`run.sh`:
```
#!/bin/bash
# the make line also repeats each setting of config.mk as NAME=value (left out here)
make -C /OpenROAD-flow-scripts/flow DESIGN_CONFIG=/design/flow/config.mk WORK_HOME=/design/flow/orfs CLKGATE_MAP_FILE= finish
```
`design.v`:
```
module ffD(clk, rst, Din, Dout);
input clk, rst;
input [31:0]Din;
output [31:0]Dout;
reg [31:0]Dout;
always@(posedge clk) 
begin
	if(rst==1)
	Dout <= 0;
	else
	Dout <= Din;
end
endmodule 
module mux1 (
		input [31:0] A, B,
		input Sel,
		output reg [31:0] Out
	);
	always @(Sel, A, B) begin
		case (Sel)
			0: Out = A;
			1:	Out = B;
		endcase
	end
endmodule
module extend (
	input [15:0]offset,
	output reg [31:0]offset32
);
always @(offset)
begin
 offset32[31:0] = {16'b0000000000000000,offset[15:0]};
end
endmodule
module alu(ctl, a, b, resultado);
  input [1:0] ctl;
  input [31:0] a, b;
  output reg [31:0] resultado;
  always @(*)
  begin
    case (ctl)
      2'b00 : resultado = a & b;  
      2'b01 : resultado = a | b;  
      2'b10 : resultado = a + b;  
      2'b11 : resultado = a - b;  
      default : resultado = 32'hxxxxxxxx;
   endcase
 end
endmodule
module control(instruction, ctrl);
    input [31:0] instruction;
	 output [20:0] ctrl;
    reg    [20:0] ctrl;
	 wire [11:0] opcode;
	 wire [4:0] rs, rt, rd;
    parameter LW = 12'b000111_xxxxxx;
    parameter SW = 12'b001000_xxxxxx;
    parameter ADD = 12'b000110_100000;
	 parameter SUB = 12'b000110_100010;
	 parameter AND = 12'b000110_100100;
	 parameter OR = 12'b000110_100101;
	 assign opcode[11:0] = {instruction[31:26], instruction[5:0]};
	 assign rs[4:0] = {instruction[25:21]};
	 assign rt[4:0] = {instruction[20:16]};
	 assign rd[4:0] = {instruction[15:11]};
    always @(instruction)
    begin
        casex (opcode)
          LW :
          begin
              ctrl[20:0]={6'b10_1_1_0_1,rs[4:0],5'b00000,rt[4:0]};
          end
          SW :
          begin
              ctrl[20:0]={6'b10_1_1_1_1,rs[4:0],5'b00000,rt[4:0]};
          end
          ADD :
          begin
              ctrl[20:0]={6'b10_0_0_0_1,rs[4:0],rt[4:0],rd[4:0]};
          end
          SUB :
          begin
              ctrl[20:0]={6'b11_0_0_0_1,rs[4:0],rt[4:0],rd[4:0]};
          end
          AND :
          begin
              ctrl[20:0]={6'b00_0_0_0_1,rs[4:0],rt[4:0],rd[4:0]};
          end
			 OR :
          begin
              ctrl[20:0]={6'b01_0_0_0_1,rs[4:0],rt[4:0],rd[4:0]};
          end
          default
          begin
              ctrl[20:0]={21'b0}; 
          end
        endcase
    end
endmodule
module PC(
  input rst,
  input clk,
  output reg [31:0]pc
  );
	always @(posedge clk or posedge rst)
		if (rst == 1)
		pc <= 0;
		else
		pc <= pc + 1;
  endmodule
module registerFile(addr1,addr2,out1,out2,addr_in,in,clk,rst);
input [4:0] addr1;	
input [4:0] addr2;	
output [31:0] out1;	
output [31:0] out2;	
input [4:0] addr_in;	
input [31:0] in;	
reg [31:0] out1;
reg [31:0] out2;
input clk, rst;
wire [511:0] regmem;
always @(posedge clk)
begin
		out1 <= addr1[4] ? 32'b0 : regmem[addr1[3:0]*32 +: 32];
		out2 <= addr2[4] ? 32'b0 : regmem[addr2[3:0]*32 +: 32];
end
genvar i;
generate
	for (i = 0; i < 16; i = i + 1) begin : REG
		reg [31:0] q;
		always @(negedge clk or posedge rst)
			if (rst)
				q <= 32'b0;
			else if (addr_in == i)
				q <= in;
		assign regmem[32*i +: 32] = q;
	end
endgenerate
endmodule
module data_memory(
clk , 
rst ,
address_0 , 
data_in , 
data_out,
cs_0 , 
we_0 
);
parameter data_0_WIDTH = 32 ;
parameter ADDR_WIDTH = 13 ;
input [ADDR_WIDTH-1:0] address_0 ;
input cs_0 ;
input we_0 ;
input clk;
input rst;
input [data_0_WIDTH-1:0] data_in ;
output reg [data_0_WIDTH-1:0] data_out;
wire [ADDR_WIDTH*data_0_WIDTH-1:0] mem;
genvar i;
generate
	for (i = 0; i < ADDR_WIDTH; i = i + 1) begin : WORD
		reg [data_0_WIDTH-1:0] q;
		always @ (posedge clk)
			if (rst)
				q <= (i == 0) ? 32'd1000 :
				     (i == 1) ? 32'd5000 :
				     (i == 2) ? 32'd2000 :
				     (i == 3) ? 32'd3000 : 32'd0;
			else if ( cs_0 && we_0 && address_0 == i )
				q <= data_in;
		assign mem[data_0_WIDTH*i +: data_0_WIDTH] = q;
	end
endgenerate
	always @ (posedge clk)
		begin : MEM_READ_0
			if (cs_0 && !we_0 && address_0 < ADDR_WIDTH) begin
				data_out <= mem[address_0*data_0_WIDTH +: data_0_WIDTH];
			end else begin
				data_out <= 0;
		end
	end
endmodule
module cpu (clk, rst, imem_addr, imem_data, test, test1);
	input clk, rst;
	output [6:0]imem_addr;
	input  [31:0]imem_data;
	output  [31:0]test;
	output [31:0]test1;
wire	 [31:0] inst;
wire   [31:0]ctrl, ctrl0, ctrl1, ctrl2;
wire   [20:0]controle;
wire	 [31:0]resultado;
wire   [31:0]data_out2;
wire   [31:0]pc;
wire	 [4:0]addr1, addr2, addr_in;
wire	 [31:0]out1, out2, out3;
wire	 [31:0]in;
wire	 rw;
wire	 [15:0]offset;
wire	 [31:0]offset32;
wire   sel1;
wire	 [31:0] imm;
wire   [31:0] data_out1;
wire	 [31:0]address_0;
wire	 [31:0] data_in;
wire	 [31:0]outrg1, outrg2;
wire	 [31:0] M, B, D, D1;
	assign imem_addr = pc[6:0];
	assign data_out2 = imem_data;
	PC PC(
		.rst(rst),
		.clk(clk),
		.pc(pc)
	);
ffD FF1(
		.rst(rst),
		.clk(clk),
		.Din(data_out2),
		.Dout(inst)
);
	registerFile RegisterFile(
		.addr1(inst[25:21]),
		.addr2(inst[20:16]),
		.out1(outrg1),
		.out2(outrg2),
		.addr_in(ctrl2[4:0]), 
		.in(out2),
		.rst(rst),
		.clk(clk)
	);
	control Controlador(
		.instruction(inst),
		.ctrl(controle)
	);
	extend Extend(
		.offset(inst[15:0]),
		.offset32(offset32)
	);
	ffD FF2(
		.rst(rst),
		.clk(clk),
		.Din(offset32),
		.Dout(imm)
		);
	ffD CONTROLE_0(
		.rst(rst),
		.clk(clk),
		.Din({11'b00000000000, controle[20:0]}),
		.Dout(ctrl0)
		);
	mux1 Mux1(
		.Sel(ctrl0[18]),
		.A(outrg2),
		.B(imm),
		.Out(out1)
	);
	alu Unidade_logica(
		.ctl(ctrl0[20:19]),
		.a(outrg1),
		.b(out1), 
		.resultado(resultado)
	);
	mux1 Mux3(
		.Sel(ctrl0[16]),
		.A(D),
		.B(resultado),
		.Out(out3)
	);
	ffD FF3(
		.rst(rst),
		.clk(clk),
		.Din(resultado),
		.Dout(D)
		);
	ffD CONTROLE_1(
		.rst(rst),
		.clk(clk),
		.Din(ctrl0),
		.Dout(ctrl1)
		);
	data_memory DataMemory(
		.address_0(out3[12:0]),
		.cs_0(ctrl1[15]),
		.we_0(ctrl0[16]),
		.data_in(outrg2),
		.data_out(M),
		.clk(clk),
		.rst(rst)
	);
	ffD FF5(
		.rst(rst),
		.clk(clk),
		.Din(D),
		.Dout(D1)
		);
	ffD CONTROLE_2(
		.rst(rst),
		.clk(clk),
		.Din(ctrl1),
		.Dout(ctrl2)
		);
	mux1 Mux2(
		.Sel(ctrl2[17]),
		.A(D1),
		.B(M),
		.Out(out2)
	);
	assign test[31:0] = inst[31:0];     
	assign test1[31:0] = out2[31:0];    
endmodule
```
`constraint.sdc`:
```
create_clock -name core_clock -period 4.06 [get_ports {clk}]
set_input_delay 0.8120 -clock core_clock [delete_from_list [all_inputs] [get_ports {clk}]]
set_output_delay 0.8120 -clock core_clock [all_outputs]
set_load 0.01 [all_outputs]
```
`config.mk`:
```
export PLATFORM = sky130hd
export DESIGN_NAME = cpu
export DESIGN_NICKNAME = cpu
export VERILOG_FILES = /design/flow/design.v
export SDC_FILE = /design/flow/constraint.sdc
export NUM_CORES = 4
export LEC_CHECK = 0
export CAP_MARGIN = 20
export CORE_MARGIN = 2
export CORE_UTILIZATION = 66
export SETUP_SLACK_MARGIN = 1.03
export SLEW_MARGIN = 20
```
==> flow_summary.json, run 1 <==
{
  "power_sequential_w": 0.0117,
  "critPathCaptureType": "flop",
  "cts-htree-levels": 3,
  "cts_tree": "built",
  "hpwl_um": 92480,
  "synthAdderAreaFrac_pct": 1.022,
  "pg_clk_w": 0.0113,
  "drc_errors": 0,
  "ctsHoldBuffers": 0,
  "fp_nets": 5330,
  "cell_area_power_density_mw_per_mm2": 379.6,
  "synth-seq-cells": 1166,
  "power.switching_fraction_pct": 23.02,
  "synthDominantCellAreaShare_pct": 23.71,
  "outcome": "complete, but fails checks",
  "share_seq_of_total_power_pct": 47.6,
  "yosysWarnings": 8,
  "worstHoldPathType": "reg2reg",
  "clk_skew_ps": 60.09,
  "cells_along_the_critical_path": "mux2i_4 > ha_2 > o211ai_1 > buf_4 > o21ai_2 > xnor2_1 > ha_1 > buf_6 > buf_4 > and3_4 > o211a_4 > o21a_1 > o31ai_4 > nor4b_4 > a22oi_2 > buf_6 > or4_4 > buf_12 > buf_16 > mux2i_1",
  "cts_buffers": 116,
  "core_area_mm2": 0.08198,
  "initCoreUtil_pct": 66.63,
  "report.final.setup_viol": 463,
  "ys_top_cells_by_count": "sky130_fd_sc_hd__nand2_1 (1044), sky130_fd_sc_hd__mux2i_1 (653), sky130_fd_sc_hd__dfxtp_1 (647), sky130_fd_sc_hd__dfrtn_1 (512), sky130_fd_sc_hd__o21ai_0 (360)",
  "ys_cells": 5260,
  "worst-r2r-cell-count": 20,
  "area_growth_syn_to_layout_pct": 18.50,
  "fraction_of_synthesized_area_in_multiplexers_pct": 25.37,
  "finalWeightedCongestion": 0.9099,
  "power.static_leakage_nw": 29.61,
  "top_cell_type_by_instance_count_after_synthesis": "sky130_fd_sc_hd__nand2_1",
  "syn-cell-area_mm2": 0.05462,
  "1st_iter_drt_viols": 3754,
  "delay_of_the_slowest_cell_on_the_worst_path_ps": 570,
  "final_max_slew_viol_count": 0,
  "cp-endpoint": "DataMemory.WORD[2].q[3]$_SDFFE_PP0P_",
  "num-nets-final": 5510,
  "clk_pin_slew_ps": 60,
  "worst_path_dominant_cell_family": "simple AND/OR/NAND/NOR gates",
  "startpoint": "CONTROLE_0.Dout[18]$_SDFF_PP0_",
  "placed_area_mm2": 0.05894,
  "stage_log_warnings": 37,
  "ios": 105,
  "power.share.combinational_pct": 6.4,
  "failed_checks": "setup timing",
  "synth-async-reset-ratio_pct": 44.51,
  "die.size.x_um": 291.7,
  "power.ir.vdd_worst_mv": 0.3488,
  "worst-endpoint-arrival_ps": 4990,
  "grt_start_max_net_pins": 195,
  "worst-path-stages": 20,
  "topCellsByArea": "sky130_fd_sc_hd__dfxtp_1 (24%), sky130_fd_sc_hd__dfrtn_1 (23%), sky130_fd_sc_hd__mux4_2 (13%)",
  "yosysTopAreaCell": "sky130_fd_sc_hd__dfxtp_1",
  "post_drt_wl_per_cell_um": 23.55,
  "yosys-dominant-comb-family": "multiplexers",
  "rsz0062_at_grt": "true",
  "route.antenna.remaining_nets": 0,
  "hold_path_startpoint": "FF3.Dout[29]$_SDFF_PP0_",
  "postSynthAreaPerCell_um2": 10.38,
  "worst-slew-pin-transition_ps": 939.0,
  "postSynth.topFlopCell": "sky130_fd_sc_hd__dfxtp_1",
  "rows": 105,
  "origin_of_the_critical_flop_to_flop_path": "CONTROLE_0.Dout[18]$_SDFF_PP0_",
  "cp-start-kind": "flop",
  "wl_um": 155700,
  "fp.dieArea_mm2": 0.08507,
  "global_route.overflow_total": 0,
  "worst_r2r_endpoint": "DataMemory.WORD[2].q[3]$_SDFFE_PP0P_",
  "power-top-group": "registers",
  "clock.latency.late_pin_ps": 700,
  "yosysUniqueCellTypes": 77,
  "postLayoutCellArea_mm2": 0.06472,
  "p_sw_w": 0.005655,
  "part_of_the_power_in_the_clock_network_pct": 46.0,
  "grt_usage_pct": 36.98,
  "synth_sequential_area_ratio_pct": 47.49,
  "max_freq_ghz": 0.2230,
  "xor_area_share_pct": 0.7216,
  "worst-endpoint-required_ps": 4570,
  "timing.slew.headroom_pct": 37.40,
  "detail_route.vias_per_cell": 6.229,
  "clock-root-buffer": "sky130_fd_sc_hd__clkbuf_16",
  "final_hold_viol_count": 0,
  "timing_worst_setup_path_type": "reg2reg",
  "cts_max_path_buffers": 3,
  "post-route-worst-setup-slack_ps": -424.1,
  "post_synth_inst_count": 5260,
  "setup.reg_to_reg.worst_slack_ps": -420,
  "fin_crit_share_pct": 110.4,
  "worstHoldEndpoint": "FF5.Dout[29]$_SDFF_PP0_",
  "antenna_violations_before_repair": 6,
  "finalCoreUtilization_pct": 78.95,
  "dr.pass1.iters": 5,
  "critical_path.n_buffers_inverters": 6,
  "crit_path_max_fanout": 6,
  "comb-power_w": 0.00158,
  "enable_flop_cells": 0,
  "grt_pass1_wl_um": 243800,
  "critical-path-slowest-cell": "sky130_fd_sc_hd__or4_4",
  "number_of_global_route_vias_before_repair": 42103,
  "internal-power_w": 0.01891,
  "yosys.area_share.simple_pct": 13.77,
  "yosys.stat.chipArea_mm2": 0.05462,
  "maxCapViolCount": 0,
  "worst_hold_path.num_cells": 1,
  "period_minus_slack_ps": 4484,
  "clock_sink_count": 1166,
  "vias": 41192,
  "chipHeight_um": 291.7,
  "synth-compound-area-share_pct": 7.768,
  "place.port_buffers": 104
}
[routing by layer]
layer | GRT usage [%] | up-vias | part of all wire (%)
li1 | - | 18770 | -
met1 | 50.20 | 20374 | 41
met4 | 14.29 | 2 | 3.8
met2 | 59.91 | 1648 | 48
met5 | 0 | - | 0.0083
met3 | 6.462 | 398 | 7.8
[timing repair]
action / CTS / global route
setup buffers: 51 / 10
resized: 111 / 28
endpoints found under the setup margin: 1085 / 1088
cloned: 18 / 2
endpoints found under the hold margin: 0 / 0
pin swaps: 19 / 34
[through the flow]
stage,TNS (ps),instances,hold WS [ps],power [W],setup WS (ps)
2_1_floorplan,-722990,5260,413.8,0.01281,-814.7
3_3_place_gp,-234050,6311,416.7,0.01336,-599.6
3_5_place_dp,-255230,6311,424.6,0.01337,-666.7
4_1_cts,-104650,6599,434.7,0.02457,-366.4
5_1_grt,-187190,6611,448.4,0.02523,-507.4
6_report,-139070,6613,436.1,0.02457,-424.1
[final cells by class]
type                            instances  area, um^2
Tap cell                             1070        1339
Antenna cell                            2       5.005
Multi-Input combinational cell       3596       27550
Timing Repair Buffer                  507        5563
Clock inverter                         51       564.3
Fill cell                            5244       17260
Sequential cell                      1166       25970
Inverter                               53       215.2
Clock buffer                          168        3518
==> run 2, diff against run 1 <==
- ABC_AREA: unset -> 1
- CELL_PAD_IN_SITES_GLOBAL_PLACEMENT: unset -> 3
- CORE_UTILIZATION: 66 -> 60
- CTS_CLUSTER_SIZE: unset -> 32
- GPL_TIMING_DRIVEN: unset -> 0
- MAX_ROUTING_LAYER: unset -> met5
- MIN_ROUTING_LAYER: unset -> met2
- PLACE_DENSITY_LB_ADDON: unset -> 0.28
- SETUP_SLACK_MARGIN: 1.03 -> 0.35
- SLEW_MARGIN: 20 -> 10
- TNS_END_PERCENT: unset -> 55
- clock period: 4.06 -> 9.4 ns (I/O delays scaled with it)
==> run 2 against run 1 <==
  * The run now fails in 3_1_place_gp_skip_io
  * Synthesized area up 11%
  * Die area is 22% higher
  * Synthesized cell count increased by 59%
==> flow_summary.json, run 2 <==
{
  "fraction_of_synthesized_area_in_multiplexers_pct": 5.316,
  "core_area_mm2": 0.1001,
  "fp.dieArea_mm2": 0.1035,
  "yosysTopAreaCell": "sky130_fd_sc_hd__dfxtp_1",
  "synth-compound-area-share_pct": 15.98,
  "chipHeight_um": 321.8,
  "initCoreUtil_pct": 60.49,
  "yosysUniqueCellTypes": 47,
  "syn-cell-area_mm2": 0.06058,
  "postSynth.topFlopCell": "sky130_fd_sc_hd__dfxtp_1",
  "synthDominantCellAreaShare_pct": 21.38,
  "ys_top_cells_by_count": "sky130_fd_sc_hd__nand2_1 (1564), sky130_fd_sc_hd__inv_1 (1207), sky130_fd_sc_hd__o21ai_0 (972), sky130_fd_sc_hd__nor2_1 (816), sky130_fd_sc_hd__dfxtp_1 (647)",
  "ys_cells": 8374,
  "synth-seq-cells": 1166,
  "fp_nets": 8444,
  "synth_sequential_area_ratio_pct": 42.82,
  "stop_stage": "3_1_place_gp_skip_io",
  "yosys.area_share.simple_pct": 22.47,
  "yosys.stat.chipArea_mm2": 0.06058,
  "yosysWarnings": 8,
  "post_synth_inst_count": 8374,
  "rows": 116,
  "xor_area_share_pct": 0.4771,
  "die.size.x_um": 321.8,
  "synthAdderAreaFrac_pct": 0.7890,
  "postSynthAreaPerCell_um2": 7.234,
  "top_cell_type_by_instance_count_after_synthesis": "sky130_fd_sc_hd__nand2_1",
  "first-error": "[ERROR FLW-0024] Place density exceeds 1.0 (current PLACE_DENSITY_LB_ADDON =  0.28). Please check if the value of  PLACE_DENSITY_LB_ADDON is between 0 and 0.99.",
  "outcome": "aborted with a tool error",
  "enable_flop_cells": 0,
  "topCellsByArea": "sky130_fd_sc_hd__dfxtp_1 (21%), sky130_fd_sc_hd__dfrtn_1 (21%), sky130_fd_sc_hd__nand2_1 (9.7%)",
  "yosys-dominant-comb-family": "simple AND/OR/NAND/NOR gates",
  "synth-async-reset-ratio_pct": 44.51
}
==> run 3, diff against run 2 <==
- ABC_AREA: 1 -> unset
- CELL_PAD_IN_SITES_GLOBAL_PLACEMENT: 3 -> unset
- CORE_UTILIZATION: 60 -> 62
- CTS_CLUSTER_SIZE: 32 -> 99
- GPL_TIMING_DRIVEN: 0 -> unset
- MAX_ROUTING_LAYER: met5 -> unset
- MIN_ROUTING_LAYER: met2 -> unset
- PLACE_DENSITY_LB_ADDON: 0.28 -> unset
- SETUP_SLACK_MARGIN: 0.35 -> unset
- SLEW_MARGIN: 10 -> 20
- TNS_END_PERCENT: 55 -> unset
- clock period: 9.4 -> 4.07 ns (I/O delays scaled with it)
==> run 3 against run 2 <==
  * The layout now fails its checks (setup timing)
  * Die area down 13%
  * Synthesized cell count down 37%
  * Synthesized area down 9.8%
==> flow_summary.json, run 3 <==
{
  "worst-r2r-cell-count": 20,
  "worst_path_dominant_cell_family": "simple AND/OR/NAND/NOR gates",
  "yosysWarnings": 8,
  "area_growth_syn_to_layout_pct": 18.10,
  "grt_pass1_wl_um": 238700,
  "delay_of_the_slowest_cell_on_the_worst_path_ps": 480,
  "worstHoldPathType": "reg2reg",
  "report.final.setup_viol": 460,
  "fin_crit_share_pct": 109.2,
  "ys_top_cells_by_count": "sky130_fd_sc_hd__nand2_1 (1044), sky130_fd_sc_hd__mux2i_1 (653), sky130_fd_sc_hd__dfxtp_1 (647), sky130_fd_sc_hd__dfrtn_1 (512), sky130_fd_sc_hd__o21ai_0 (360)",
  "max_freq_ghz": 0.2251,
  "synth-seq-cells": 1166,
  "final_hold_viol_count": 0,
  "power.static_leakage_nw": 29.52,
  "core_area_mm2": 0.08702,
  "global_route.overflow_total": 0,
  "ys_cells": 5260,
  "critPathCaptureType": "flop",
  "dr.pass1.iters": 7,
  "detail_route.vias_per_cell": 6.046,
  "place.port_buffers": 104,
  "worst_r2r_endpoint": "DataMemory.WORD[7].q[21]$_SDFFE_PP0P_",
  "power.switching_fraction_pct": 22.79,
  "setup.reg_to_reg.worst_slack_ps": -370,
  "enable_flop_cells": 0,
  "num_antenna_cells": 0,
  "ios": 105,
  "fp.dieArea_mm2": 0.09049,
  "power.share.combinational_pct": 6.3,
  "number_of_global_route_vias_before_repair": 40866,
  "fin_cells": 6700,
  "worst-endpoint-arrival_ps": 5020,
  "worst_hold_path.num_cells": 1,
  "finalWeightedCongestion": 0.8909,
  "topCellsByArea": "sky130_fd_sc_hd__dfxtp_1 (24%), sky130_fd_sc_hd__dfrtn_1 (23%), sky130_fd_sc_hd__mux4_2 (13%)",
  "cell_area_power_density_mw_per_mm2": 382.0,
  "share_seq_of_total_power_pct": 47.3,
  "post_synth_inst_count": 5260,
  "startpoint": "CONTROLE_0.Dout[18]$_SDFF_PP0_",
  "clk_skew_ps": 75.35,
  "top_cell_type_by_instance_count_after_synthesis": "sky130_fd_sc_hd__nand2_1",
  "internal-power_w": 0.01903,
  "synthDominantCellAreaShare_pct": 23.71,
  "hold_path_startpoint": "CONTROLE_0.Dout[15]$_SDFF_PP0_",
  "power.ir.vdd_worst_mv": 0.4925,
  "grt_usage_pct": 34.28,
  "cts-htree-levels": 3,
  "cts_tree": "built",
  "p_sw_w": 0.005617,
  "cts_buffers": 119,
  "vias": 40511,
  "power_sequential_w": 0.0117,
  "synth-compound-area-share_pct": 7.768,
  "final_max_slew_viol_count": 0,
  "drc_errors": 0,
  "cp-start-kind": "flop",
  "outcome": "complete, but fails checks",
  "timing.slew.headroom_pct": 36.11,
  "post-route-worst-setup-slack_ps": -372.9,
  "period_minus_slack_ps": 4443,
  "antenna_violations_before_repair": 3,
  "pg_clk_w": 0.0114,
  "yosys.area_share.simple_pct": 13.77,
  "rows": 108,
  "postSynth.topFlopCell": "sky130_fd_sc_hd__dfxtp_1",
  "initCoreUtil_pct": 62.76,
  "die.size.x_um": 300.8,
  "synth_sequential_area_ratio_pct": 47.49,
  "finalCoreUtilization_pct": 74.13,
  "critical-path-slowest-cell": "sky130_fd_sc_hd__or4_4",
  "cells_along_the_critical_path": "buf_6 > mux2i_4 > ha_2 > o211ai_1 > or2_4 > o21ai_2 > xnor2_1 > ha_1 > and3_4 > buf_4 > o211a_4 > o21a_1 > o31ai_4 > nor4b_4 > a22oi_2 > buf_4 > buf_4 > or4_4 > buf_12 > mux2i_1",
  "1st_iter_drt_viols": 2922,
  "critical_path.n_buffers_inverters": 5,
  "rsz0062_at_grt": "true",
  "crit_path_max_fanout": 15,
  "yosys-dominant-comb-family": "multiplexers",
  "cp-endpoint": "DataMemory.WORD[7].q[21]$_SDFFE_PP0P_",
  "post_drt_wl_per_cell_um": 23.02,
  "wl_um": 154200,
  "xor_area_share_pct": 0.7216,
  "power-top-group": "registers",
  "maxCapViolCount": 0,
  "postSynthAreaPerCell_um2": 10.38,
  "worst-slew-pin-transition_ps": 958.3,
  "worst-path-stages": 20,
  "placed_cells": 6429,
  "grt_start_max_net_pins": 170,
  "timing_worst_setup_path_type": "reg2reg",
  "cts_max_path_buffers": 3,
  "timing.critical_path.mode_cell": "sky130_fd_sc_hd__buf_4",
  "chipHeight_um": 300.8,
  "yosysUniqueCellTypes": 77,
  "route.antenna.remaining_nets": 0,
  "worstHoldEndpoint": "CONTROLE_1.Dout[15]$_SDFF_PP0_",
  "failed_checks": "setup timing",
  "hpwl_um": 94060,
  "worst-endpoint-required_ps": 4650,
  "stage_log_warnings": 38,
  "synthAdderAreaFrac_pct": 1.022,
  "part_of_the_power_in_the_clock_network_pct": 46.4,
  "clock-root-buffer": "sky130_fd_sc_hd__clkbuf_16",
  "origin_of_the_critical_flop_to_flop_path": "CONTROLE_0.Dout[18]$_SDFF_PP0_",
  "clk_pin_slew_ps": 60,
  "synth-async-reset-ratio_pct": 44.51,
  "clock.latency.late_pin_ps": 720,
  "num-nets-final": 5515,
  "yosysTopAreaCell": "sky130_fd_sc_hd__dfxtp_1",
  "fp_nets": 5330,
  "comb-power_w": 0.00154,
  "yosys.stat.chipArea_mm2": 0.05462,
  "syn-cell-area_mm2": 0.05462,
  "clock_sink_count": 1166,
  "fraction_of_synthesized_area_in_multiplexers_pct": 25.37
}
[run 3: timing repair]
item / 4_1_cts / 5_1_grt
gates resized: 51 / 60
hold endpoints to repair: 0 / 0
hold buffers: 0 / 0
setup buffers: 25 / 15
endpoints found under the setup margin: 461 / 463
pin swaps: 17 / 32
cloned: 11 / 5
[run 3: through the flow]
step	TNS [ps]	setup WS [ps]	power [W]	instance area [um^2]	hold WS, ps
after floorplan	-711670	-811.7	0.01277	55500	413.8
after global placement	-188220	-502.4	0.01335	59280	416.3
after detailed placement	-199760	-544.2	0.01335	59280	423.4
after CTS	-105600	-319.1	0.02472	64080	437.0
after global routing	-203480	-541.1	0.02537	64510	448.4
final	-129470	-372.9	0.02464	64510	435.2
[run 3: area by class of cell]
| type | instances | area (um^2) |
|---|---|---|
| Timing Repair Buffer | 509 | 5385 |
| Clock buffer | 171 | 3527 |
| Tap cell | 1155 | 1445 |
| Fill cell | 6185 | 22520 |
| Multi-Input combinational cell | 3596 | 27370 |
| Sequential cell | 1166 | 25970 |
| Inverter | 53 | 215.2 |
| Clock inverter | 50 | 596.8 |
[run 3: routing by layer]
metal,up-vias,wire length (um),part of all wire [%],global-route usage [%]
met3,316,10070,6.5,5.462
met2,1301,73800,48,56.29
li1,18766,-,-,-
met5,-,9,0.0058,0
met4,2,4997,3.2,10.31
met1,20126,65350,42,47.26
==> run 4, diff against run 3 <==
- CORE_UTILIZATION: 62 -> 72
- CTS_CLUSTER_DIAMETER: unset -> 356
- CTS_CLUSTER_SIZE: 99 -> 13
- PLACE_DENSITY_LB_ADDON: unset -> 0.24
- SETUP_SLACK_MARGIN: unset -> -0.23
- clock period: 4.07 -> 3.8 ns (I/O delays scaled with it)
==> run 4 against run 3 <==
  * Still fails the layout checks on setup timing
  * Global-route usage increased by 10 points
  * Sequential power increased by 6%
  * Register-to-register slack got worse by 630 ps
  * Largest cell class unchanged
  * Largest power group unchanged
==> flow_summary.json, run 4 <==
{
  "ys_cells": 5260,
  "fp.dieArea_mm2": 0.07808,
  "area_growth_syn_to_layout_pct": 16.02,
  "hpwl_um": 94230,
  "power.switching_fraction_pct": 24.09,
  "synthDominantCellAreaShare_pct": 23.71,
  "power_sequential_w": 0.0124,
  "ctsHoldBuffers": 0,
  "core_area_mm2": 0.07482,
  "power.ir.vdd_worst_mv": 0.4178,
  "antenna_violations_before_repair": 5,
  "grt_usage_pct": 44.54,
  "synth_sequential_area_ratio_pct": 47.49,
  "delay_of_the_slowest_cell_on_the_worst_path_ps": 550,
  "1st_iter_drt_viols": 6619,
  "topCellsByArea": "sky130_fd_sc_hd__dfxtp_1 (24%), sky130_fd_sc_hd__dfrtn_1 (23%), sky130_fd_sc_hd__mux4_2 (13%)",
  "detail_route.vias_per_cell": 7.035,
  "clk_skew_ps": 61.29,
  "timing.critical_path.mode_cell": "sky130_fd_sc_hd__buf_6",
  "power-top-group": "registers",
  "vias": 45326,
  "critPathCaptureType": "flop",
  "setup.reg_to_reg.worst_slack_ps": -1010,
  "worst-endpoint-required_ps": 4330,
  "cell_area_power_density_mw_per_mm2": 376.0,
  "number_of_global_route_vias_before_repair": 46757,
  "cp-start-kind": "flop",
  "stage_log_warnings": 44,
  "synthAdderAreaFrac_pct": 1.022,
  "yosys-dominant-comb-family": "multiplexers",
  "clock_sink_count": 1166,
  "comb-power_w": 0.00168,
  "timing.slew.headroom_pct": 32.34,
  "cts_max_path_buffers": 3,
  "period_minus_slack_ps": 4806,
  "grt_start_max_net_pins": 204,
  "postSynthAreaPerCell_um2": 10.38,
  "global_route.overflow_total": 0,
  "clk_pin_slew_ps": 80,
  "rsz0062_at_grt": "true",
  "worst-endpoint-arrival_ps": 5340,
  "route.antenna.remaining_nets": 0,
  "syn-cell-area_mm2": 0.05462,
  "finalCoreUtilization_pct": 84.69,
  "internal-power_w": 0.01809,
  "origin_of_the_critical_flop_to_flop_path": "CONTROLE_0.Dout[18]$_SDFF_PP0_",
  "yosys.area_share.simple_pct": 13.77,
  "placed_area_mm2": 0.05887,
  "top_cell_type_by_instance_count_after_synthesis": "sky130_fd_sc_hd__nand2_1",
  "yosysUniqueCellTypes": 77,
  "cp-endpoint": "DataMemory.WORD[4].q[19]$_SDFFE_PP0P_",
  "drc_errors": 0,
  "worstHoldPathType": "in2async",
  "clock.latency.late_pin_ps": 690,
  "place.port_buffers": 104,
  "worst_r2r_endpoint": "DataMemory.WORD[4].q[19]$_SDFFE_PP0P_",
  "worst-r2r-cell-count": 19,
  "cts_buffers": 99,
  "synth-async-reset-ratio_pct": 44.51,
  "crit_path_max_fanout": 18,
  "xor_area_share_pct": 0.7216,
  "enable_flop_cells": 0,
  "postSynth.topFlopCell": "sky130_fd_sc_hd__dfxtp_1",
  "synth-compound-area-share_pct": 7.768,
  "yosysWarnings": 8,
  "cts-htree-levels": 3,
  "chipHeight_um": 279.4,
  "worst-path-stages": 19,
  "num-nets-final": 5502,
  "pg_clk_w": 0.00970,
  "post-route-worst-setup-slack_ps": -1006,
  "initCoreUtil_pct": 73.00,
  "maxCapViolCount": 0,
  "power.static_leakage_nw": 28.90,
  "grt_pass1_wl_um": 265900,
  "failed_checks": "setup timing",
  "report.final.setup_viol": 466,
  "post_synth_inst_count": 5260,
  "finalWeightedCongestion": 0.9582,
  "outcome": "complete, but fails checks",
  "fraction_of_synthesized_area_in_multiplexers_pct": 25.37,
  "die.size.x_um": 279.4,
  "wl_um": 178100,
  "ys_top_cells_by_count": "sky130_fd_sc_hd__nand2_1 (1044), sky130_fd_sc_hd__mux2i_1 (653), sky130_fd_sc_hd__dfxtp_1 (647), sky130_fd_sc_hd__dfrtn_1 (512), sky130_fd_sc_hd__o21ai_0 (360)",
  "cts_tree": "built",
  "startpoint": "CONTROLE_0.Dout[18]$_SDFF_PP0_",
  "ios": 105,
  "critical-path-slowest-cell": "sky130_fd_sc_hd__mux2i_2",
  "worst-slew-pin-transition_ps": 1015,
  "rows": 100,
  "max_freq_ghz": 0.2081,
  "power.share.combinational_pct": 7.1,
  "final_max_slew_viol_count": 0,
  "postLayoutCellArea_mm2": 0.06337,
  "part_of_the_power_in_the_clock_network_pct": 40.7,
  "timing_worst_setup_path_type": "reg2reg",
  "post_drt_wl_per_cell_um": 27.64,
  "share_seq_of_total_power_pct": 52.2,
  "worst_path_dominant_cell_family": "simple AND/OR/NAND/NOR gates",
  "critical_path.n_buffers_inverters": 4,
  "clock-root-buffer": "sky130_fd_sc_hd__clkbuf_16",
  "cells_along_the_critical_path": "buf_6 > mux2i_4 > ha_2 > o211ai_1 > or2_4 > o21ai_2 > xnor2_1 > ha_1 > and3_4 > buf_6 > o211a_4 > nor3_4 > o31ai_2 > nor4b_2 > a22oi_2 > buf_4 > or4_4 > buf_12 > mux2i_2",
  "fp_nets": 5330,
  "setup_tns_ps": -287290,
  "p_sw_w": 0.005741,
  "fillerInstances": 3670,
  "synth-seq-cells": 1166,
  "final_hold_viol_count": 0,
  "dr.pass1.iters": 8,
  "yosysTopAreaCell": "sky130_fd_sc_hd__dfxtp_1",
  "yosys.stat.chipArea_mm2": 0.05462,
  "fin_crit_share_pct": 126.5
}
[run 4: timing repair]
item	CTS	global route
pin swaps	20	12
setup buffers	29	14
setup endpoints to repair	462	465
gates cloned	26	4
gates resized	89	60
[run 4: layout make-up]
class	count	area, um^2	area share (%)
multi-input combinational	3596	27400	43.23
sequential	1166	25970	40.98
timing repair buffer	516	5783	9.126
clock buffer	138	2709	4.275
tap	969	1212	1.913
inverter	53	215.2	0.3396
clock inverter	4	85.08	0.1343
antenna	1	2.502	0.003949
[run 4: metrics by stage]
step	setup WS, ps	hold slack (ps)	instances	total power, W
3_5_place_dp	-800.1	424.7	6234	0.01424
3_3_place_gp	-748.0	416.1	6234	0.01422
2_1_floorplan	-990.4	413.8	5260	0.01365
4_1_cts	-606.7	290.9	6428	0.02352
5_1_grt	-1115	321.0	6442	0.02428
6_report	-1006	297.7	6443	0.02383
[run 4: routing by layer]
metal	track usage, %	vias up	share of wire, %
met5	0	-	0.019
met4	29.91	6	7.9
met3	12.14	1214	13
met2	70.01	3637	46
met1	54.30	21792	34
li1	-	18677	-
==> run 5, diff against run 4 <==
- CELL_PAD_IN_SITES_GLOBAL_PLACEMENT: unset -> 0
- CTS_CLUSTER_DIAMETER: 356 -> 332
- CTS_CLUSTER_SIZE: 13 -> 15
- GPL_TIMING_DRIVEN: unset -> 1
- PLACE_DENSITY_LB_ADDON: 0.24 -> 0.26
- SETUP_SLACK_MARGIN: -0.23 -> 1.31
- clock period: 3.8 -> 4.45 ns (I/O delays scaled with it)
==> run 5 against run 4 <==
  * The layout still fails its checks (setup timing)
  * Die area unchanged
  * Clock power fell by 21%
  * Sequential cell count unchanged
  * Cell count fell by 1.1%
  * Via count up 2.3%
  * Worst hold slack better by 130 ps
  * Clock skew shrank 11 ps
  * Final area is 0.17% higher
  * Critical endpoint is now DataMemory.WORD[6].q[15]$_SDFFE_PP0P_
  * Largest cell class unchanged
==> flow_summary.json, run 5 <==
{
  "outcome": "complete, but fails checks",
  "failed_checks": "setup timing",
  "rsz0062_at_grt": "true",
  "cts_buffers": 87,
  "ios": 105,
  "combGateArea_mm2": 0.02792,
  "worst_path_dominant_cell_family": "simple AND/OR/NAND/NOR gates",
  "area_growth_syn_to_layout_pct": 16.21,
  "synth_sequential_area_ratio_pct": 47.49,
  "topCellsByArea": "sky130_fd_sc_hd__dfxtp_1 (24%), sky130_fd_sc_hd__dfrtn_1 (23%), sky130_fd_sc_hd__mux4_2 (13%)",
  "delay_of_the_slowest_cell_on_the_worst_path_ps": 640,
  "detail_route.vias_per_cell": 7.278,
  "timing.slew.headroom_pct": 30.81,
  "origin_of_the_critical_flop_to_flop_path": "CONTROLE_0.Dout[18]$_SDFF_PP0_",
  "postSynthAreaPerCell_um2": 10.38,
  "fp_nets": 5330,
  "cts_tree": "built",
  "fraction_of_synthesized_area_in_multiplexers_pct": 25.37,
  "report.final.setup_viol": 42,
  "synth-async-reset-ratio_pct": 44.51,
  "cells_along_the_critical_path": "buf_6 > mux2i_4 > ha_2 > o211ai_1 > buf_4 > o21ai_2 > xnor2_1 > ha_1 > nand3_2 > a211oi_2 > buf_4 > nor3b_4 > o31ai_2 > nor2_1 > nor4b_4 > a22oi_2 > buf_6 > or4_4 > buf_12 > mux2i_1",
  "1st_iter_drt_viols": 7688,
  "synthDominantCellAreaShare_pct": 23.71,
  "grt_start_max_net_pins": 205,
  "synthAdderAreaFrac_pct": 1.022,
  "fp.dieArea_mm2": 0.07808,
  "post-route-worst-setup-slack_ps": -177.5,
  "power.switching_fraction_pct": 24.70,
  "ys_top_cells_by_count": "sky130_fd_sc_hd__nand2_1 (1044), sky130_fd_sc_hd__mux2i_1 (653), sky130_fd_sc_hd__dfxtp_1 (647), sky130_fd_sc_hd__dfrtn_1 (512), sky130_fd_sc_hd__o21ai_0 (360)",
  "clock-root-buffer": "sky130_fd_sc_hd__clkbuf_16",
  "power.ir.vdd_worst_mv": 0.3145,
  "final_max_slew_viol_count": 0,
  "num-nets-final": 5431,
  "yosysUniqueCellTypes": 77,
  "antenna_violations_before_repair": 12,
  "postSynth.topFlopCell": "sky130_fd_sc_hd__dfxtp_1",
  "stage_log_warnings": 41,
  "cts_max_path_buffers": 3,
  "yosysTopAreaCell": "sky130_fd_sc_hd__dfxtp_1",
  "post_drt_wl_per_cell_um": 29.65,
  "cts-htree-levels": 3,
  "core_area_mm2": 0.07482,
  "die.size.x_um": 279.4,
  "chipHeight_um": 279.4,
  "yosys.stat.chipArea_mm2": 0.05462,
  "timing_worst_setup_path_type": "reg2reg",
  "worst-path-stages": 20,
  "p_sw_w": 0.004878,
  "dr.pass1.iters": 8,
  "grt_usage_pct": 39.55,
  "vias": 46384,
  "final_hold_viol_count": 0,
  "drc_errors": 0,
  "synth-compound-area-share_pct": 7.768,
  "yosys-dominant-comb-family": "multiplexers",
  "synth-seq-cells": 1166,
  "placed_cells": 6100,
  "worst_r2r_endpoint": "DataMemory.WORD[6].q[15]$_SDFFE_PP0P_",
  "number_of_global_route_vias_before_repair": 42919,
  "comb-power_w": 0.00137,
  "route.antenna.remaining_nets": 0,
  "internal-power_w": 0.01487,
  "worst-slew-pin-transition_ps": 1038,
  "power.static_leakage_nw": 28.75,
  "pg_clk_w": 0.00771,
  "part_of_the_power_in_the_clock_network_pct": 39.1,
  "startpoint": "CONTROLE_0.Dout[18]$_SDFF_PP0_",
  "placed_area_mm2": 0.05770,
  "worst-endpoint-required_ps": 5010,
  "enable_flop_cells": 0,
  "hold_path_startpoint": "FF3.Dout[2]$_SDFF_PP0_",
  "worst-r2r-cell-count": 20,
  "clk_pin_slew_ps": 80,
  "worst-endpoint-arrival_ps": 5190,
  "grt_pass1_wl_um": 240000,
  "yosys.area_share.simple_pct": 13.77,
  "worstHoldPathType": "reg2reg",
  "maxCapViolCount": 0,
  "critical-path-slowest-cell": "sky130_fd_sc_hd__or4_4",
  "worstHoldEndpoint": "FF5.Dout[2]$_SDFF_PP0_",
  "power-top-group": "registers",
  "post_synth_inst_count": 5260,
  "ys_cells": 5260,
  "wl_um": 189000,
  "power_sequential_w": 0.0107,
  "postLayoutCellArea_mm2": 0.06348,
  "fin_cells": 6373,
  "critical_path.n_buffers_inverters": 5,
  "yosysWarnings": 8,
  "syn-cell-area_mm2": 0.05462,
  "seqCellArea_mm2": 0.02598,
  "clock_sink_count": 1166,
  "worst_hold_path.num_cells": 2,
  "setup.reg_to_reg.worst_slack_ps": -180,
  "max_freq_ghz": 0.2161,
  "hpwl_um": 91290,
  "clk_skew_ps": 50.16,
  "initCoreUtil_pct": 73.00,
  "fillerInstances": 3518,
  "cp-start-kind": "flop",
  "place.port_buffers": 104,
  "clock.latency.late_pin_ps": 690,
  "fin_crit_share_pct": 104.0,
  "crit_path_max_fanout": 10,
  "xor_area_share_pct": 0.7216,
  "rows": 100,
  "critPathCaptureType": "flop",
  "share_seq_of_total_power_pct": 54.0,
  "global_route.overflow_total": 0,
  "power.share.combinational_pct": 7.0,
  "period_minus_slack_ps": 4628,
  "cp-endpoint": "DataMemory.WORD[6].q[15]$_SDFFE_PP0P_",
  "finalWeightedCongestion": 0.9237,
  "cell_area_power_density_mw_per_mm2": 311.1,
  "top_cell_type_by_instance_count_after_synthesis": "sky130_fd_sc_hd__nand2_1"
}
-- run 5: per-stage QoR --
stage	utilization [%]	hold WS [ps]	setup TNS, ps	setup slack, ps	total power, W
6_report	84.84	431.8	-953.3	-177.5	0.01975
5_1_grt	84.80	446.4	-39510	-308.6	0.02012
4_1_cts	81.09	434.0	0	99.99	0.01932
3_5_place_dp	77.11	425.4	-6209	-80.34	0.01207
3_3_place_gp	77.11	416.1	-8174	-77.16	0.01206
2_1_floorplan	-	413.8	-449480	-697.7	0.01168
-- run 5: area by class of cell --
| type | count | share of cell area [%] |
|---|---|---|
| multi-input cells | 3597 | 43.98 |
| flip-flops and latches | 1166 | 40.94 |
| repair buffers | 456 | 8.979 |
| clock buffers | 117 | 3.708 |
| well taps | 969 | 1.910 |
| inverters | 53 | 0.3390 |
| clock inverters | 4 | 0.1005 |
| diodes | 11 | 0.04337 |
-- run 5: metal layers --
metal | GRT usage, % | wire (um)
met2 | 63.81 | 83210
met3 | 8.557 | 26360
met5 | 0 | 176
met4 | 19.58 | 18570
met1 | 51.19 | 60640
-- run 5: what timing repair did --
item / CTS / global route
pin swaps: 9 / 56
setup buffers: 27 / 50
gates resized: 34 / 276
hold buffers: 0 / 0
endpoints found under the setup margin: 1080 / 1170
gates cloned: 10 / 54
==> run 6, diff against run 5 <==
- CELL_PAD_IN_SITES_GLOBAL_PLACEMENT: 0 -> 3
- CORE_UTILIZATION: 72 -> 37
- CTS_CLUSTER_SIZE: 15 -> unset
- PLACE_DENSITY_LB_ADDON: 0.26 -> unset
- SETUP_SLACK_MARGIN: 1.31 -> -0.23
- clock period: 4.45 -> 2.27 ns (I/O delays scaled with it)
==> run 6 against run 5 <==
  * Still fails the layout checks on setup timing
  * Via count decreased by 12%
  * Sequential power increased by 95%
  * Critical endpoint is now DataMemory.WORD[6].q[14]$_SDFFE_PP0P_
  * Final area increased by 11%
  * Power increased by 140%
  * Register-to-register slack got worse by 2000 ps
  * Worst hold slack got worse by 210 ps
  * Worst setup slack got worse by 2000 ps
  * Synthesized cell count unchanged
  * Non-clock buffer count increased by 405
  * Global-route usage decreased by 15 points
==> flow_summary.json, run 6 <==
{
  "stage_log_warnings": 36,
  "internal-power_w": 0.03562,
  "cts_max_path_buffers": 3,
  "yosysUniqueCellTypes": 77,
  "clock.latency.late_pin_ps": 780,
  "power.switching_fraction_pct": 23.77,
  "top_cell_type_by_instance_count_after_synthesis": "sky130_fd_sc_hd__nand2_1",
  "fin_cells": 7845,
  "rows": 140,
  "worst-r2r-cell-count": 20,
  "syn-cell-area_mm2": 0.05462,
  "grt_pass1_wl_um": 279000,
  "comb-power_w": 0.00316,
  "worst-path-stages": 20,
  "initCoreUtil_pct": 37.39,
  "antenna_violations_before_repair": 20,
  "dr.pass1.iters": 5,
  "1st_iter_drt_viols": 2243,
  "power_sequential_w": 0.0209,
  "post_drt_wl_per_cell_um": 23.98,
  "rsz0062_at_grt": "true",
  "worst_r2r_endpoint": "DataMemory.WORD[6].q[14]$_SDFFE_PP0P_",
  "clk_skew_ps": 92.99,
  "yosys.stat.chipArea_mm2": 0.05462,
  "yosysTopAreaCell": "sky130_fd_sc_hd__dfxtp_1",
  "number_of_global_route_vias_before_repair": 41428,
  "crit_path_max_fanout": 6,
  "timing.slew.headroom_pct": 50.61,
  "yosysWarnings": 8,
  "detail_route.vias_per_cell": 5.185,
  "cts-htree-levels": 4,
  "startpoint": "CONTROLE_0.Dout[18]$_SDFF_PP0_",
  "topCellsByArea": "sky130_fd_sc_hd__dfxtp_1 (24%), sky130_fd_sc_hd__dfrtn_1 (23%), sky130_fd_sc_hd__mux4_2 (13%)",
  "part_of_the_power_in_the_clock_network_pct": 48.6,
  "worst_path_dominant_cell_family": "buffers and inverters",
  "period_minus_slack_ps": 4460,
  "chipHeight_um": 388.2,
  "xor_area_share_pct": 0.7216,
  "delay_of_the_slowest_cell_on_the_worst_path_ps": 610,
  "global_route.overflow_total": 0,
  "die.size.x_um": 388.2,
  "placed_area_mm2": 0.06460,
  "num_antenna_cells": 0,
  "power.ir.vdd_worst_mv": 0.5209,
  "fin_crit_share_pct": 196.5,
  "global_route.usage.met1_pct": 35.06,
  "fraction_of_synthesized_area_in_multiplexers_pct": 25.37,
  "cells_along_the_critical_path": "buf_6 > mux2i_4 > ha_4 > buf_4 > nor2_2 > xor2_1 > ha_1 > buf_4 > nor2b_4 > o2111a_2 > or2_4 > buf_4 > buf_4 > xor2_2 > a211o_4 > buf_6 > or4_4 > buf_8 > buf_16 > mux2i_1",
  "route.antenna.remaining_nets": 0,
  "critPathCaptureType": "flop",
  "pg_clk_w": 0.0227,
  "vias": 40680,
  "fp_nets": 5330,
  "finalWeightedCongestion": 0.8303,
  "share_seq_of_total_power_pct": 44.6,
  "synth_sequential_area_ratio_pct": 47.49,
  "postSynth.topFlopCell": "sky130_fd_sc_hd__dfxtp_1",
  "synthDominantCellAreaShare_pct": 23.71,
  "num-nets-final": 5890,
  "p_sw_w": 0.01111,
  "global_route_track_usage_on_met3_pct": 3.223,
  "clock_sink_count": 1166,
  "yosys-dominant-comb-family": "multiplexers",
  "gr-max-usage-layer": "met2",
  "report.final.setup_viol": 1095,
  "ios": 105,
  "cp-endpoint": "DataMemory.WORD[6].q[14]$_SDFFE_PP0P_",
  "worst-endpoint-required_ps": 2900,
  "fillerInstances": 13644,
  "clock-root-buffer": "sky130_fd_sc_hd__clkbuf_16",
  "drc_errors": 0,
  "place.port_buffers": 104,
  "post-route-worst-setup-slack_ps": -2190,
  "worst_hold_path.num_cells": 2,
  "core_area_mm2": 0.1461,
  "grt_start_max_net_pins": 130,
  "worst-slew-pin-transition_ps": 740.9,
  "outcome": "complete, but fails checks",
  "whs_ps": 218.9,
  "max_freq_ghz": 0.2242,
  "final_max_slew_viol_count": 0,
  "fp.dieArea_mm2": 0.1507,
  "postSynthAreaPerCell_um2": 10.38,
  "power.share.combinational_pct": 6.8,
  "grt_usage_pct": 24.78,
  "hpwl_um": 122300,
  "worstHoldPathType": "in2reg",
  "timing.critical_path.mode_cell": "sky130_fd_sc_hd__buf_4",
  "cell_area_power_density_mw_per_mm2": 661.0,
  "ys_top_cells_by_count": "sky130_fd_sc_hd__nand2_1 (1044), sky130_fd_sc_hd__mux2i_1 (653), sky130_fd_sc_hd__dfxtp_1 (647), sky130_fd_sc_hd__dfrtn_1 (512), sky130_fd_sc_hd__o21ai_0 (360)",
  "timing_worst_setup_path_type": "reg2reg",
  "area_growth_syn_to_layout_pct": 29.43,
  "clk_pin_slew_ps": 60,
  "power.static_leakage_nw": 32.30,
  "power-top-group": "clock",
  "postLayoutCellArea_mm2": 0.07070,
  "cts_buffers": 142,
  "origin_of_the_critical_flop_to_flop_path": "CONTROLE_0.Dout[18]$_SDFF_PP0_",
  "worst-endpoint-arrival_ps": 5090,
  "failed_checks": "setup timing",
  "maxCapViolCount": 0,
  "setup.reg_to_reg.worst_slack_ps": -2190,
  "final_hold_viol_count": 0,
  "worstHoldEndpoint": "FF1.Dout[16]$_SDFF_PP0_",
  "critical-path-slowest-cell": "sky130_fd_sc_hd__or4_4",
  "synth-seq-cells": 1166,
  "synth-async-reset-ratio_pct": 44.51,
  "yosys.area_share.simple_pct": 13.77,
  "post_synth_inst_count": 5260,
  "setup_tns_ps": -1212910,
  "critical_path.n_buffers_inverters": 8,
  "placed_cells": 7544,
  "cp-start-kind": "flop",
  "synthAdderAreaFrac_pct": 1.022,
  "enable_flop_cells": 0,
  "globalRouteMet2Util_pct": 40.18,
  "ctsHoldBuffers": 0,
  "synth-compound-area-share_pct": 7.768,
  "hold_path_startpoint": "imem_data[16]",
  "wl_um": 188200,
  "ys_cells": 5260,
  "cts_tree": "built"
}
run 6: area by class of cell:
class | instances | area, um^2 | share of cell area, %
clock inverter | 29 | 325.3 | 0.4602
multi-input combinational | 3596 | 27910 | 39.47
clock buffer | 223 | 4322 | 6.113
tap | 1917 | 2399 | 3.393
sequential | 1166 | 25980 | 36.75
inverter | 53 | 215.2 | 0.3044
timing repair buffer | 861 | 9552 | 13.51
run 6: metrics by stage:
step | util, % | worst slack (ps) | total power (W)
6_report | 48.39 | -2190 | 0.04673
5_1_grt | 48.39 | -2322 | 0.04844
4_1_cts | 48.14 | -2162 | 0.04733
3_5_place_dp | 44.22 | -2393 | 0.02428
3_3_place_gp | 44.22 | -2352 | 0.02429
2_1_floorplan | - | -2494 | 0.02288
run 6: routing by layer:
metal / vias up / part of all wire [%]
met5: - / 0
met4: 0 / 2.2
met3: 256 / 3.3
met2: 675 / 47
met1: 20215 / 48
li1: 19534 / -
run 6: repair_timing:
action | CTS | global route
setup endpoints to repair | 1087 | 1088
gates resized | 97 | 81
pin swaps | 26 | 27
setup buffers | 22 | 17
cloned | 18 | 6
==> run 7, diff against run 6 <==
- CELL_PAD_IN_SITES_GLOBAL_PLACEMENT: 3 -> unset
- CORE_ASPECT_RATIO: unset -> 1.21
- CORE_MARGIN: 2 -> 9
- CORE_UTILIZATION: 37 -> 40
- CTS_CLUSTER_DIAMETER: 332 -> unset
- GPL_TIMING_DRIVEN: 1 -> unset
- SETUP_SLACK_MARGIN: -0.23 -> unset
- clock period: 2.27 -> 3.86 ns (I/O delays scaled with it)
==> run 7 against run 6 <==
  * The layout still fails its checks (setup timing)
  * Worst hold slack better by 130 ps
  * Count of clock-buffer cells in the layout is 74 lower
  * Fmax is 1.2% lower
  * Sequential cell count stayed put
==> flow_summary.json, run 7 <==
{
  "outcome": "complete, but fails checks",
  "failed_checks": "setup timing",
  "enable_flop_cells": 0,
  "worstHoldPathType": "in2async",
  "grt_pass1_wl_um": 245700,
  "share_seq_of_total_power_pct": 47.5,
  "power-top-group": "registers",
  "startpoint": "CONTROLE_0.Dout[18]$_SDFF_PP0_",
  "postSynth.topFlopCell": "sky130_fd_sc_hd__dfxtp_1",
  "initCoreUtil_pct": 40.46,
  "rows": 148,
  "yosys.stat.chipArea_mm2": 0.05462,
  "finalWeightedCongestion": 0.8554,
  "worst-slew-pin-transition_ps": 923.6,
  "fin_crit_share_pct": 117.0,
  "power.static_leakage_nw": 29.74,
  "syn-cell-area_mm2": 0.05462,
  "antenna_violations_before_repair": 1,
  "p_sw_w": 0.006063,
  "yosysUniqueCellTypes": 77,
  "report.final.setup_viol": 463,
  "clk_skew_ps": 80.01,
  "synthDominantCellAreaShare_pct": 23.71,
  "cell_area_power_density_mw_per_mm2": 392.9,
  "synth-seq-cells": 1166,
  "cts_tree": "built",
  "origin_of_the_critical_flop_to_flop_path": "CONTROLE_0.Dout[18]$_SDFF_PP0_",
  "grt_usage_pct": 20.59,
  "dr.pass1.iters": 6,
  "setup.reg_to_reg.worst_slack_ps": -660,
  "clock.latency.late_pin_ps": 730,
  "worst_r2r_endpoint": "DataMemory.WORD[5].q[24]$_SDFFE_PP0P_",
  "cells_along_the_critical_path": "buf_12 > mux2i_4 > ha_2 > o211ai_1 > or2_4 > o21ai_2 > xnor2_1 > ha_1 > and3_4 > a31oi_4 > o21ai_4 > nor3_2 > o31ai_2 > nor4b_2 > buf_4 > buf_6 > a22oi_2 > buf_4 > or4_4 > clkbuf_16 > mux2i_1",
  "core_area_mm2": 0.1350,
  "synthAdderAreaFrac_pct": 1.022,
  "clock_sink_count": 1166,
  "hpwl_um": 100700,
  "placed_cells": 7097,
  "ys_top_cells_by_count": "sky130_fd_sc_hd__nand2_1 (1044), sky130_fd_sc_hd__mux2i_1 (653), sky130_fd_sc_hd__dfxtp_1 (647), sky130_fd_sc_hd__dfrtn_1 (512), sky130_fd_sc_hd__o21ai_0 (360)",
  "worst-r2r-cell-count": 21,
  "power_sequential_w": 0.0123,
  "place.port_buffers": 104,
  "vias": 39994,
  "max_freq_ghz": 0.2215,
  "placement.setup.worst_slack_ps": -966.6,
  "timing.slew.headroom_pct": 38.05,
  "power.switching_fraction_pct": 23.42,
  "clk_pin_slew_ps": 70,
  "period_minus_slack_ps": 4515,
  "xor_area_share_pct": 0.7216,
  "fp.dieArea_mm2": 0.1502,
  "cts_max_path_buffers": 3,
  "finalCoreUtilization_pct": 48.80,
  "area_growth_syn_to_layout_pct": 20.62,
  "fin_cells": 7369,
  "comb-power_w": 0.00177,
  "power.share.combinational_pct": 6.8,
  "postSynthAreaPerCell_um2": 10.38,
  "critical_path.n_buffers_inverters": 5,
  "num-nets-final": 5544,
  "post-route-worst-setup-slack_ps": -655.3,
  "internal-power_w": 0.01982,
  "power.ir.vdd_worst_mv": 0.3280,
  "route.antenna.remaining_nets": 0,
  "yosys-dominant-comb-family": "multiplexers",
  "topCellsByArea": "sky130_fd_sc_hd__dfxtp_1 (24%), sky130_fd_sc_hd__dfrtn_1 (23%), sky130_fd_sc_hd__mux4_2 (13%)",
  "chipHeight_um": 424.5,
  "yosysTopAreaCell": "sky130_fd_sc_hd__dfxtp_1",
  "synth-async-reset-ratio_pct": 44.51,
  "number_of_global_route_vias_before_repair": 40930,
  "yosysWarnings": 8,
  "drc_errors": 0,
  "ios": 105,
  "die.size.x_um": 353.9,
  "setup_tns_ps": -253860,
  "wl_um": 160800,
  "timing_worst_setup_path_type": "reg2reg",
  "part_of_the_power_in_the_clock_network_pct": 45.7,
  "cp-start-kind": "flop",
  "cp-endpoint": "DataMemory.WORD[5].q[24]$_SDFFE_PP0P_",
  "cts_buffers": 113,
  "yosys.area_share.simple_pct": 13.77,
  "post_synth_inst_count": 5260,
  "detail_route.vias_per_cell": 5.427,
  "synth_sequential_area_ratio_pct": 47.49,
  "cts-htree-levels": 3,
  "worst-endpoint-required_ps": 4440,
  "final_max_slew_viol_count": 0,
  "global_route.overflow_total": 0,
  "synth-compound-area-share_pct": 7.768,
  "clock-root-buffer": "sky130_fd_sc_hd__clkbuf_16",
  "top_cell_type_by_instance_count_after_synthesis": "sky130_fd_sc_hd__nand2_1",
  "final_hold_viol_count": 0,
  "grt_start_max_net_pins": 154,
  "stage_log_warnings": 38,
  "crit_path_max_fanout": 9,
  "timing.critical_path.mode_cell": "sky130_fd_sc_hd__buf_4",
  "maxCapViolCount": 0,
  "1st_iter_drt_viols": 2675,
  "fp_nets": 5330,
  "post_drt_wl_per_cell_um": 21.82,
  "worst-path-stages": 21,
  "delay_of_the_slowest_cell_on_the_worst_path_ps": 550,
  "ys_cells": 5260,
  "fraction_of_synthesized_area_in_multiplexers_pct": 25.37,
  "worst_path_dominant_cell_family": "simple AND/OR/NAND/NOR gates",
  "critPathCaptureType": "flop",
  "worst-endpoint-arrival_ps": 5100,
  "pg_clk_w": 0.0118,
  "rsz0062_at_grt": "true",
  "critical-path-slowest-cell": "sky130_fd_sc_hd__or4_4"
}
run 7: per-stage QoR:
step	instance area (um^2)	power, W	hold WS [ps]
2_1_floorplan	55410	0.01344	413.8
3_3_place_gp	60230	0.01407	416.2
3_5_place_dp	60230	0.01408	420.4
4_1_cts	65030	0.02593	330.7
5_1_grt	65880	0.02670	387.5
6_report	65880	0.02589	352.5
run 7: layer usage:
metal	global-route usage, %	share of wire (%)	up-vias
li1	-	-	18789
met1	25.77	42	19983
met2	36.75	51	932
met3	2.316	4.2	290
met4	7.127	3.3	0
met5	0	0	-
run 7: area by class of cell:
class                           count  area (um^2)
Antenna cell                        1        2.502
Clock buffer                      149         3259
Clock inverter                     60        711.9
Fill cell                       12187        69110
Inverter                           53        215.2
Multi-Input combinational cell   3597        27590
Sequential cell                  1166        25970
Tap cell                         1800         2252
Timing Repair Buffer              543         5877
run 7: what timing repair did:
| item | 4_1_cts | 5_1_grt |
|---|---|---|
| pin swaps | 16 | 61 |
| gates resized | 95 | 124 |
| buffers inserted | 30 | 18 |
| cloned | 9 | 16 |
| hold buffers | 0 | 0 |
| setup endpoints to repair | 465 | 467 |
==> run 8, diff against run 7 <==
- ABC_AREA: unset -> 1
- CELL_PAD_IN_SITES_DETAIL_PLACEMENT: unset -> 1
- CORE_ASPECT_RATIO: 1.21 -> unset
- CORE_MARGIN: 9 -> 3
- CORE_UTILIZATION: 40 -> 62
- CTS_CLUSTER_DIAMETER: unset -> 195
- GPL_ROUTABILITY_DRIVEN: unset -> 1
- GPL_TIMING_DRIVEN: unset -> 0
- PLACE_DENSITY: unset -> 0.92
- SETUP_SLACK_MARGIN: unset -> 0.04
- clock period: 3.86 -> 2.96 ns (I/O delays scaled with it)
==> run 8 against run 7 <==
  * The run now fails in 4_1_cts
  * Synthesized cell count up 59%
  * Synthesized area up 11%
  * Die area down 32%
==> flow_summary.json, run 8 <==
{
  "top_cell_type_by_instance_count_after_synthesis": "sky130_fd_sc_hd__nand2_1",
  "fp.dieArea_mm2": 0.1015,
  "outcome": "aborted with a tool error",
  "yosysUniqueCellTypes": 47,
  "yosys.stat.chipArea_mm2": 0.06058,
  "yosysTopAreaCell": "sky130_fd_sc_hd__dfxtp_1",
  "fp_nets": 8444,
  "place.port_buffers": 103,
  "yosysWarnings": 8,
  "chipHeight_um": 318.6,
  "synthAdderAreaFrac_pct": 0.7890,
  "yosys-dominant-comb-family": "simple AND/OR/NAND/NOR gates",
  "first-error": "[ERROR DPL-0033] detailed placement checks failed during check placement.",
  "initCoreUtil_pct": 62.55,
  "synth-async-reset-ratio_pct": 44.51,
  "synthDominantCellAreaShare_pct": 21.38,
  "die.size.x_um": 318.6,
  "synth-compound-area-share_pct": 15.98,
  "placement.setup.worst_slack_ps": -3085,
  "postSynthAreaPerCell_um2": 7.234,
  "rows": 114,
  "fraction_of_synthesized_area_in_multiplexers_pct": 5.316,
  "finalWeightedCongestion": 1.140,
  "topCellsByArea": "sky130_fd_sc_hd__dfxtp_1 (21%), sky130_fd_sc_hd__dfrtn_1 (21%), sky130_fd_sc_hd__nand2_1 (9.7%)",
  "ys_top_cells_by_count": "sky130_fd_sc_hd__nand2_1 (1564), sky130_fd_sc_hd__inv_1 (1207), sky130_fd_sc_hd__o21ai_0 (972), sky130_fd_sc_hd__nor2_1 (816), sky130_fd_sc_hd__dfxtp_1 (647)",
  "ios": 105,
  "synth_sequential_area_ratio_pct": 42.82,
  "synth-seq-cells": 1166,
  "ys_cells": 8374,
  "xor_area_share_pct": 0.4771,
  "syn-cell-area_mm2": 0.06058,
  "post_synth_inst_count": 8374,
  "placed_cells": 9758,
  "stop_stage": "4_1_cts",
  "yosys.area_share.simple_pct": 22.47,
  "hpwl_um": 291200,
  "postSynth.topFlopCell": "sky130_fd_sc_hd__dfxtp_1",
  "core_area_mm2": 0.09685,
  "enable_flop_cells": 0
}
==> run 8: stage by stage <==
stage                     instance area, um^2  utilization [%]
after floorplan                         60990                -
after global placement                  63610            65.68
after detailed placement                63790            65.86
==> run 9, diff against run 8 <==
- ABC_AREA: 1 -> unset
- CAP_MARGIN: 20 -> 40
- CELL_PAD_IN_SITES_DETAIL_PLACEMENT: 1 -> unset
- CORE_MARGIN: 3 -> 2
- CORE_UTILIZATION: 62 -> 72
- CTS_CLUSTER_DIAMETER: 195 -> 398
- CTS_CLUSTER_SIZE: unset -> 14
- GPL_ROUTABILITY_DRIVEN: 1 -> unset
- GPL_TIMING_DRIVEN: 0 -> unset
- HOLD_SLACK_MARGIN: unset -> -0.09
- PLACE_DENSITY: 0.92 -> unset
- PLACE_DENSITY_LB_ADDON: unset -> 0.25
- SETUP_SLACK_MARGIN: 0.04 -> -0.36
- clock period: 2.96 -> 3.77 ns (I/O delays scaled with it)
==> run 9 against run 8 <==
  * Now fails the layout checks on setup timing
  * Die area shrank 23%
  * Synthesized area shrank 9.8%
  * Synthesized cell count shrank 37%
==> flow_summary.json, run 9 <==
{
  "postSynth.topFlopCell": "sky130_fd_sc_hd__dfxtp_1",
  "ctsHoldBuffers": 0,
  "detail_route.vias_per_cell": 6.909,
  "top_cell_type_by_instance_count_after_synthesis": "sky130_fd_sc_hd__nand2_1",
  "timing.slew.headroom_pct": 32.88,
  "ios": 105,
  "rows": 100,
  "cts_buffers": 93,
  "critical-path-slowest-cell": "sky130_fd_sc_hd__or4_4",
  "period_minus_slack_ps": 4761,
  "clock.latency.late_pin_ps": 690,
  "cts_tree": "built",
  "grt_pass1_wl_um": 249900,
  "synth-seq-cells": 1166,
  "globalRouteMet2Util_pct": 67.11,
  "grt_start_max_net_pins": 195,
  "fp.dieArea_mm2": 0.07808,
  "clock-root-buffer": "sky130_fd_sc_hd__clkbuf_16",
  "ys_top_cells_by_count": "sky130_fd_sc_hd__nand2_1 (1044), sky130_fd_sc_hd__mux2i_1 (653), sky130_fd_sc_hd__dfxtp_1 (647), sky130_fd_sc_hd__dfrtn_1 (512), sky130_fd_sc_hd__o21ai_0 (360)",
  "hold_path_startpoint": "FF3.Dout[23]$_SDFF_PP0_",
  "worstHoldEndpoint": "FF5.Dout[23]$_SDFF_PP0_",
  "rsz0062_at_grt": "true",
  "postLayoutCellArea_mm2": 0.06285,
  "dr.pass1.iters": 7,
  "place.port_buffers": 104,
  "worst-endpoint-required_ps": 4300,
  "power_sequential_w": 0.0126,
  "cts_max_path_buffers": 3,
  "worst-path-stages": 19,
  "setup.reg_to_reg.worst_slack_ps": -990,
  "chipHeight_um": 279.4,
  "post-route-worst-setup-slack_ps": -990.5,
  "gr-max-usage-layer": "met2",
  "fraction_of_synthesized_area_in_multiplexers_pct": 25.37,
  "stage_log_warnings": 41,
  "yosys-dominant-comb-family": "multiplexers",
  "number_of_global_route_vias_before_repair": 45138,
  "cp-start-kind": "flop",
  "p_sw_w": 0.005637,
  "synth-async-reset-ratio_pct": 44.51,
  "fp_nets": 5330,
  "drc_errors": 0,
  "clk_pin_slew_ps": 70,
  "delay_of_the_slowest_cell_on_the_worst_path_ps": 590,
  "hpwl_um": 96580,
  "failed_checks": "setup timing",
  "wl_um": 168800,
  "finalWeightedCongestion": 0.9182,
  "synthDominantCellAreaShare_pct": 23.71,
  "part_of_the_power_in_the_clock_network_pct": 39.2,
  "comb-power_w": 0.00164,
  "die.size.x_um": 279.4,
  "yosys.stat.chipArea_mm2": 0.05462,
  "num-nets-final": 5489,
  "post_synth_inst_count": 5260,
  "power.static_leakage_nw": 28.76,
  "power.ir.vdd_worst_mv": 0.4174,
  "vias": 44393,
  "pg_clk_w": 0.00914,
  "yosysWarnings": 8,
  "synthAdderAreaFrac_pct": 1.022,
  "area_growth_syn_to_layout_pct": 15.06,
  "critical_path.n_buffers_inverters": 3,
  "cell_area_power_density_mw_per_mm2": 371.4,
  "global_route_track_usage_on_met3_pct": 9.233,
  "power.share.combinational_pct": 7.0,
  "outcome": "complete, but fails checks",
  "clock_sink_count": 1166,
  "maxCapViolCount": 0,
  "cts-htree-levels": 3,
  "final_hold_viol_count": 0,
  "worstHoldPathType": "reg2reg",
  "power.switching_fraction_pct": 24.15,
  "critPathCaptureType": "flop",
  "setup_tns_ps": -319800,
  "initCoreUtil_pct": 73.00,
  "origin_of_the_critical_flop_to_flop_path": "CONTROLE_0.Dout[18]$_SDFF_PP0_",
  "crit_path_max_fanout": 8,
  "internal-power_w": 0.01770,
  "core_area_mm2": 0.07482,
  "startpoint": "CONTROLE_0.Dout[18]$_SDFF_PP0_",
  "worst-endpoint-arrival_ps": 5290,
  "grt_usage_pct": 41.31,
  "clk_skew_ps": 56.48,
  "max_freq_ghz": 0.2101,
  "yosys.area_share.simple_pct": 13.77,
  "post_drt_wl_per_cell_um": 26.27,
  "yosysTopAreaCell": "sky130_fd_sc_hd__dfxtp_1",
  "xor_area_share_pct": 0.7216,
  "report.final.setup_viol": 559,
  "global_route.overflow_total": 0,
  "fin_crit_share_pct": 126.3,
  "placed_area_mm2": 0.05901,
  "ys_cells": 5260,
  "postSynthAreaPerCell_um2": 10.38,
  "topCellsByArea": "sky130_fd_sc_hd__dfxtp_1 (24%), sky130_fd_sc_hd__dfrtn_1 (23%), sky130_fd_sc_hd__mux4_2 (13%)",
  "worst-r2r-cell-count": 19,
  "syn-cell-area_mm2": 0.05462,
  "worst-slew-pin-transition_ps": 1007,
  "share_seq_of_total_power_pct": 53.8,
  "global_route.usage.met1_pct": 51.78,
  "yosysUniqueCellTypes": 77
}
run 9: layout make-up:
class | instances | area (um^2)
sequential | 1166 | 25970
inverter | 53 | 215.2
clock buffer | 123 | 2440
clock inverter | 8 | 115.1
antenna | 1 | 2.502
fill | 3709 | 11980
multi-input combinational | 3596 | 27290
tap | 969 | 1212
timing repair buffer | 509 | 5607
run 9: layer usage:
| layer | up-vias | part of all wire (%) |
|---|---|---|
| li1 | 18644 | - |
| met1 | 21526 | 34 |
| met2 | 3170 | 47 |
| met3 | 1043 | 11 |
| met4 | 10 | 7.4 |
| met5 | - | 0.035 |
run 9: timing repair:
action | in CTS | in global routing
cloned | 11 | 14
endpoints found under the setup margin | 462 | 464
pin swaps | 17 | 23
resized | 65 | 81
buffers inserted | 14 | 11
run 9: through the flow:
stage	utilization, %	power [W]	instances	worst slack (ps)	hold slack, ps
final	84.00	0.02334	6425	-990.5	423.7
after global routing	83.99	0.02384	6424	-1163	460.0
after CTS	83.18	0.02314	6403	-629.3	435.6
after detailed placement	78.87	0.01434	6250	-906.8	420.4
after global placement	78.83	0.01431	6249	-734.4	417.2
after floorplan	-	0.01376	5260	-1020	413.8
Power and IR drop assume default switching activity.
